==> branch sierra <==
==> flow/design.v (excerpt) <==
module Viterbi(Dx, Rx, oen, rxrdy, clock, seqrdy,reset
    );
make LEC_CHECK=0 CAP_MARGIN=5 CORE_ASPECT_RATIO=1.58 CORE_MARGIN=2 CORE_UTILIZATION=72 CTS_CLUSTER_DIAMETER=348 CTS_CLUSTER_SIZE=57 MAX_ROUTING_LAYER=met4 PLACE_DENSITY=0.66 SETUP_SLACK_MARGIN=-0.36 SLEW_MARGIN=10 finish   # period 4.94 ns
run.sh (not shown) runs the stock make flow with config.mk's settings and CLKGATE_MAP_FILE=.
==> branch willow (differences from branch sierra) <==
==> flow/config.mk (replaced) <==
export PLATFORM = sky130hd
export DESIGN_NAME = Viterbi
export DESIGN_NICKNAME = Viterbi
export VERILOG_FILES = /design/flow/design.v
export SDC_FILE = /design/flow/constraint.sdc
export NUM_CORES = 4
export LEC_CHECK = 0
export ABC_AREA = 1
export CAP_MARGIN = 20
export CORE_MARGIN = 2
export CORE_UTILIZATION = 70
export PLACE_DENSITY_LB_ADDON = 0.27
export SLEW_MARGIN = 20
==> flow/constraint.sdc (replaced) <==
create_clock -name core_clock -period 7.79 [get_ports {clock}]
set_input_delay 1.5580 -clock core_clock [delete_from_list [all_inputs] [get_ports {clock}]]
set_output_delay 1.5580 -clock core_clock [all_outputs]
set_load 0.01 [all_outputs]
==> comparison table <==
quantity	branch willow	branch sierra
Most frequent cell after synthesis	sky130_fd_sc_hd__nand2_1	sky130_fd_sc_hd__dfrtp_1
Count of cell types in the netlist	52	75
Post-Synthesis Cells	2,022	1,642
# placed instances	2,273	2,210
Core utilization before placement	70.9%	73.3%
Post-synthesis instance area	16,000 um2	16,500 um2
Die span in y	155 um	194 um
Post-synthesis share of cell area spent on xor and xnor gates	1.46%	3.48%
Die footprint	24,000 um2	24,200 um2
Die Span X	155 um	125 um
Result of the run	timing/DRC/antenna clean	aborted with a tool error
Failing step	-	5_1_grt
Num CTS Buffers	27	8
GPL Wtd Cong	0.957	1.03

---

==> inputs of v34 <==
Viterbi again, from the RTL that the note above started with.
==> flow/config.mk <==
export PLATFORM = sky130hd
export DESIGN_NAME = Viterbi
export DESIGN_NICKNAME = Viterbi
export VERILOG_FILES = /design/flow/design.v
export SDC_FILE = /design/flow/constraint.sdc
export NUM_CORES = 4
export LEC_CHECK = 0
export CAP_MARGIN = 20
export CORE_MARGIN = 2
export CORE_UTILIZATION = 57
export CTS_CLUSTER_SIZE = 79
export SETUP_SLACK_MARGIN = -0.4
export SLEW_MARGIN = 20
export TNS_END_PERCENT = 5
==> flow/constraint.sdc <==
create_clock -name core_clock -period 4.42 [get_ports {clock}]
set_input_delay 0.8840 -clock core_clock [delete_from_list [all_inputs] [get_ports {clock}]]
set_output_delay 0.8840 -clock core_clock [all_outputs]
set_load 0.01 [all_outputs]
==> v9 (differences from v34) <==
- CORE_UTILIZATION: 57 -> 72
- CTS_CLUSTER_DIAMETER: default -> 382
- CTS_CLUSTER_SIZE: 79 -> 10
- SETUP_SLACK_MARGIN: -0.4 -> 2.58
==> flow/constraint.sdc (replaced) <==
create_clock -name core_clock -period 8.67 [get_ports {clock}]
set_input_delay 1.7340 -clock core_clock [delete_from_list [all_inputs] [get_ports {clock}]]
set_output_delay 1.7340 -clock core_clock [all_outputs]
set_load 0.01 [all_outputs]
==> v37 (differences from v34) <==
- ABC_AREA: default -> 1
- CORE_MARGIN: 2 -> 8
- CORE_UTILIZATION: 57 -> 40
- CTS_CLUSTER_SIZE: 79 -> default
- MIN_ROUTING_LAYER: default -> met2
- PLACE_DENSITY_LB_ADDON: default -> 0.27
- SETUP_SLACK_MARGIN: -0.4 -> default
- TNS_END_PERCENT: 5 -> default
==> flow/constraint.sdc (replaced) <==
create_clock -name core_clock -period 8.0 [get_ports {clock}]
set_input_delay 1.6000 -clock core_clock [delete_from_list [all_inputs] [get_ports {clock}]]
set_output_delay 1.6000 -clock core_clock [all_outputs]
set_load 0.01 [all_outputs]
==> v2 (differences from v34) <==
- ABC_AREA: default -> 1
- CORE_ASPECT_RATIO: default -> 0.5
- CORE_UTILIZATION: 57 -> 72
- CTS_CLUSTER_DIAMETER: default -> 395
- CTS_CLUSTER_SIZE: 79 -> 95
- PLACE_DENSITY: default -> 0.39
- SETUP_SLACK_MARGIN: -0.4 -> 0.53
==> flow/constraint.sdc (replaced) <==
create_clock -name core_clock -period 2.48 [get_ports {clock}]
set_input_delay 0.4960 -clock core_clock [delete_from_list [all_inputs] [get_ports {clock}]]
set_output_delay 0.4960 -clock core_clock [all_outputs]
set_load 0.01 [all_outputs]
==> comparison table <==
Critical Path Stages: v2 -; v9 34; v34 37; v37 36
Setup repair bufs after CTS: v2 90; v9 69; v34 32; v37 0
Crit path launch type: v2 -; v9 register; v34 register; v37 register
Area added between synthesis and finish: v2 -; v9 21.2%; v34 33.8%; v37 11.5%
Length of routed wiring on met1: v2 -; v9 18,800 um; v34 19,300 um; v37 0 um
Die X-Extent: v2 215 um; v9 155 um; v34 174 um; v37 216 um
Clock-pin transition on the worst setup and hold timing paths: v2 -; v9 60 ps; v34 60 ps; v37 70 ps
MI comb cells: v2 -; v9 1,194; v34 1,194; v37 1,406
Remaining routing DRC violations: v2 -; v9 0; v34 0; v37 0
Core region area: v2 0.0217 sq mm; v9 0.0226 sq mm; v34 0.0286 sq mm; v37 0.0395 sq mm
Post-synthesis cell type with the largest instance count: v2 sky130_fd_sc_hd__nand2_1; v9 sky130_fd_sc_hd__dfrtp_1; v34 sky130_fd_sc_hd__dfrtp_1; v37 sky130_fd_sc_hd__nand2_1
Run status: v2 aborted with a tool error; v9 finished clean; v34 complete, but fails checks; v37 finished clean
Failing step: v2 global routing (5_1_grt); v9 -; v34 -; v37 -
Violated checks: v2 -; v9 -; v34 setup timing; v37 -
Seq/total area: v2 -; v9 30.8%; v34 27.9%; v37 34.6%
Timing-limited maximum frequency: v2 -; v9 120 MHz; v34 128 MHz; v37 133 MHz
Sequential-to-total area share from yosys stat: v2 38.6%; v9 37.3%; v34 37.3%; v37 38.6%
Storage element area: v2 -; v9 0.00617 sq mm; v34 0.00617 sq mm; v37 0.00617 sq mm
Fraction of area in clock buffers and inverters: v2 -; v9 4.08%; v34 4.54%; v37 5.68%
Area leader share: v2 33.9%; v9 32.7%; v34 32.7%; v37 33.9%
WL met3: v2 -; v9 3920 um; v34 1530 um; v37 16,300 um

---

==> 09-27 <==
Viterbi again, from the RTL that the note above started with.
==> flow/design.v (excerpt) <==
module Viterbi(Dx, Rx, oen, rxrdy, clock, seqrdy,reset
    );
==> flow/config.mk <==
export PLATFORM = sky130hd
export DESIGN_NAME = Viterbi
export DESIGN_NICKNAME = Viterbi
export VERILOG_FILES = /design/flow/design.v
export SDC_FILE = /design/flow/constraint.sdc
export NUM_CORES = 4
export LEC_CHECK = 0
export ABC_AREA = 1
export CAP_MARGIN = 20
export CORE_MARGIN = 2
export CORE_UTILIZATION = 72
export CTS_CLUSTER_DIAMETER = 395
export CTS_CLUSTER_SIZE = 95
export PLACE_DENSITY = 0.39
export SETUP_SLACK_MARGIN = 0.62
export SLEW_MARGIN = 20
==> flow/constraint.sdc <==
create_clock -name core_clock -period 2.62 [get_ports {clock}]
set_input_delay 0.5240 -clock core_clock [delete_from_list [all_inputs] [get_ports {clock}]]
set_output_delay 0.5240 -clock core_clock [all_outputs]
set_load 0.01 [all_outputs]
==> 06-08: changes against 09-27 <==
==> flow/config.mk (replaced) <==
export PLATFORM = sky130hd
export DESIGN_NAME = Viterbi
export DESIGN_NICKNAME = Viterbi
export VERILOG_FILES = /design/flow/design.v
export SDC_FILE = /design/flow/constraint.sdc
export NUM_CORES = 4
export LEC_CHECK = 0
export CAP_MARGIN = 20
export CORE_MARGIN = 2
export CORE_UTILIZATION = 72
export CTS_CLUSTER_DIAMETER = 387
export CTS_CLUSTER_SIZE = 98
export PLACE_DENSITY = 0.38
export SLEW_MARGIN = 20
==> flow/constraint.sdc (replaced) <==
create_clock -name core_clock -period 5.77 [get_ports {clock}]
set_input_delay 1.1540 -clock core_clock [delete_from_list [all_inputs] [get_ports {clock}]]
set_output_delay 1.1540 -clock core_clock [all_outputs]
set_load 0.01 [all_outputs]
==> 09-22: changes against 09-27 <==
==> flow/config.mk (replaced) <==
export PLATFORM = sky130hd
export DESIGN_NAME = Viterbi
export DESIGN_NICKNAME = Viterbi
export VERILOG_FILES = /design/flow/design.v
export SDC_FILE = /design/flow/constraint.sdc
export NUM_CORES = 4
export LEC_CHECK = 0
export CAP_MARGIN = 20
export CORE_MARGIN = 2
export CORE_UTILIZATION = 72
export PLACE_DENSITY = 0.4
export SLEW_MARGIN = 20
==> flow/constraint.sdc (replaced) <==
create_clock -name core_clock -period 6.57 [get_ports {clock}]
set_input_delay 1.3140 -clock core_clock [delete_from_list [all_inputs] [get_ports {clock}]]
set_output_delay 1.3140 -clock core_clock [all_outputs]
set_load 0.01 [all_outputs]
==> 05-14: changes against 09-27 <==
==> flow/config.mk (replaced) <==
export PLATFORM = sky130hd
export DESIGN_NAME = Viterbi
export DESIGN_NICKNAME = Viterbi
export VERILOG_FILES = /design/flow/design.v
export SDC_FILE = /design/flow/constraint.sdc
export NUM_CORES = 4
export LEC_CHECK = 0
export CAP_MARGIN = 20
export CORE_MARGIN = 2
export CORE_UTILIZATION = 46
export SLEW_MARGIN = 20
export TNS_END_PERCENT = 5
==> flow/constraint.sdc (replaced) <==
create_clock -name core_clock -period 4.42 [get_ports {clock}]
set_input_delay 0.8840 -clock core_clock [delete_from_list [all_inputs] [get_ports {clock}]]
set_output_delay 0.8840 -clock core_clock [all_outputs]
set_load 0.01 [all_outputs]
==> comparison <==
- In synthesized cell count, 05-14 and 09-22 do not differ.
- 09-22 aborted during clock tree synthesis (4_1_cts) (DPL-0033). 06-08 ended with an error in global routing (5_1_grt). 09-27 aborted during global routing (5_1_grt) on GRT-0232. 05-14 ran to the end with violations: negative setup slack.
- Die area: 09-27 is smaller than 05-14 (about 38%).
- Area after synthesis is the same in 05-14 and 06-08.
